## PMPD
module PMPD(
    input wire clk,
    input wire rst_n,
    input wire sclk,
    input wire mosi,
    input wire ss,
    output wire miso,            
    output wire drive
);
    wire [63:0] state_buffer;
    wire pm;
    wire [15:0] rate_inst;
    wire [15:0] rate_avg;
    wire [7:0] bpm_short_avg;
    wire [7:0] bpm_long_avg;
    wire [5:0] rr_short_avg;
    wire [5:0] rr_long_avg;
    wire pedal_flag;
    wire expression_flag;
    wire bpm_flag;
    wire rr_flag;
    spi_8byte spi (
        .clk(clk),
        .rst_n(rst_n),
        .sclk(sclk),
        .mosi(mosi),
        .ss(ss), 
        .miso(miso), 
        .pm(pm),
        .rate_inst(rate_inst),
        .rate_avg(rate_avg),
        .bpm_short_avg(bpm_short_avg),
        .bpm_long_avg(bpm_long_avg),
        .rr_short_avg(rr_short_avg),
        .rr_long_avg(rr_long_avg),
        .pedal_flag(pedal_flag),
        .expression_flag(expression_flag),
        .bpm_flag(bpm_flag),
        .rr_flag(rr_flag),
        .rx_data(state_buffer)
    );
    wire tick_1hz;
    wire tick_10hz;
    multi_clock_divider prescaler(
        .clk(clk),
        .rst_n(rst_n),
        .tick_1hz(tick_1hz),
        .tick_10hz(tick_10hz)
    );
    check_pedal check_pedal(
        .clk(clk),
        .rst_n(rst_n),
        .tick_10hz(tick_10hz),
        .pedal_buffer(state_buffer[31:24]),
        .pedal_flag(pedal_flag),
        .rate_inst(rate_inst),
        .rate_avg(rate_avg)
    );
    check_expression check_expression(
        .clk(clk),
        .rst_n(rst_n),
        .expression_buffer(state_buffer[23:16]),
        .expression_flag(expression_flag)        
    );
    check_bpm check_bpm(
        .clk(clk),
        .rst_n(rst_n),
        .tick_10hz(tick_10hz),
        .bpm_buffer(state_buffer[15:8]),
  ...
Size in the first run: roughly 1900 flip-flops, about 7 I/O pins, about 83000 um^2 of cells after synthesis.
clock: 4.72 ns
lec_check: 0
abc_area: 1
cap_margin: 20
core_margin: 2
core_utilization: 72
cts_cluster_diameter: 397
cts_cluster_size: 10
place_density_lb_addon: 0.11
slew_margin: 20
run.sh (not shown) runs the stock make flow with config.mk's settings and CLKGATE_MAP_FILE=.
The baseline ran to the end with violations: setup timing.
Then changed:
- ABC_AREA: 1 -> default
- CORE_UTILIZATION: 72 -> 40
- CTS_CLUSTER_DIAMETER: 397 -> default
- CTS_CLUSTER_SIZE: 10 -> default
- PLACE_DENSITY_LB_ADDON: 0.11 -> default
- clock period: 4.72 -> 10.0 ns (I/O delays scaled with it)
Effect: Now the flow produced a clean layout; worst setup slack improved by 4.0 ns; core utilization shrinks by 38 points; routed wire length came out lower by about 30%; sequential cell count stays the same; total power went down by about 50%.
Then changed:
- CORE_UTILIZATION: 40 -> 17
- clock period: 10.0 -> 13.0 ns (I/O delays scaled with it)
Effect: Worst hold slack loses 0.0035 ns. Utilization fell by 25 points. Die size goes up by 130%. Global-route usage came out lower by 7.0 points. Worst setup slack improved by 3.2 ns.
Then changed:
- CORE_UTILIZATION: 17 -> 37
- clock period: 13.0 -> 8.01 ns (I/O delays scaled with it)
Core utilization rises by 22 points.
Register-to-register slack is worse by 4.7 ns.
Critical path depth is higher by 2.
Cell count is lower by 28%.
Wire length fell by 0.48%.
Setup slack gets worse by 4.7 ns.
Area after synthesis stays the same.
Total power grows by 58%.


Starting RTL as in the previous note.
clock: 5.33 ns
lec_check: 0
cap_margin: 20
core_margin: 9
core_utilization: 22
cts_cluster_size: 47
gpl_routability_driven: 1
place_density_lb_addon: 0.14
setup_slack_margin: 0.12
slew_margin: 20
The starting point finished but fails on setup timing.
Next try:
CORE_MARGIN = 6   (was 9)
CTS_CLUSTER_DIAMETER = 24   (was not set)
HOLD_SLACK_MARGIN = -0.08   (was not set)
PLACE_DENSITY = 0.54   (was not set)
PLACE_DENSITY_LB_ADDON = not set   (was 0.14)
SLEW_MARGIN = 25   (was 20)
clock period = 8.41 ns   (was 5.33 ns; I/O delays follow)
Now the flow went through all stages and came out clean.
Non-clock buffer count fell by 362.
Critical path depth increases by 1.
Final area rises by a little under a tenth.
Fmax drops by about a fifth.
Clock-buffer cell count rises by 434.
Sequential share of layout area falls by 3.4 points.
Via count goes up slightly.
Next try:
CORE_MARGIN = 2   (was 6)
CORE_UTILIZATION = 40   (was 22)
CTS_CLUSTER_DIAMETER = not set   (was 24)
CTS_CLUSTER_SIZE = not set   (was 47)
GPL_ROUTABILITY_DRIVEN = not set   (was 1)
HOLD_SLACK_MARGIN = not set   (was -0.08)
PLACE_DENSITY = not set   (was 0.54)
SETUP_SLACK_MARGIN = not set   (was 0.12)
SLEW_MARGIN = 20   (was 25)
clock period = 8.01 ns   (was 8.41 ns; I/O delays follow)
After rerunning:
- The new run went through all stages and came out clean
- utilization grows by 16 points
- sequential power grows by 4.5%
- non-clock buffer count increases by 10
- clock power falls by 55%
- via count falls by 5.7%
- worst hold slack barely changes
- area after synthesis does not change
- register-to-register slack loses 0.22 ns
- setup slack is worse by 0.22 ns
- routed wire length went down by 11%
No activity file was given, so power comes from the tool's default toggle rates.
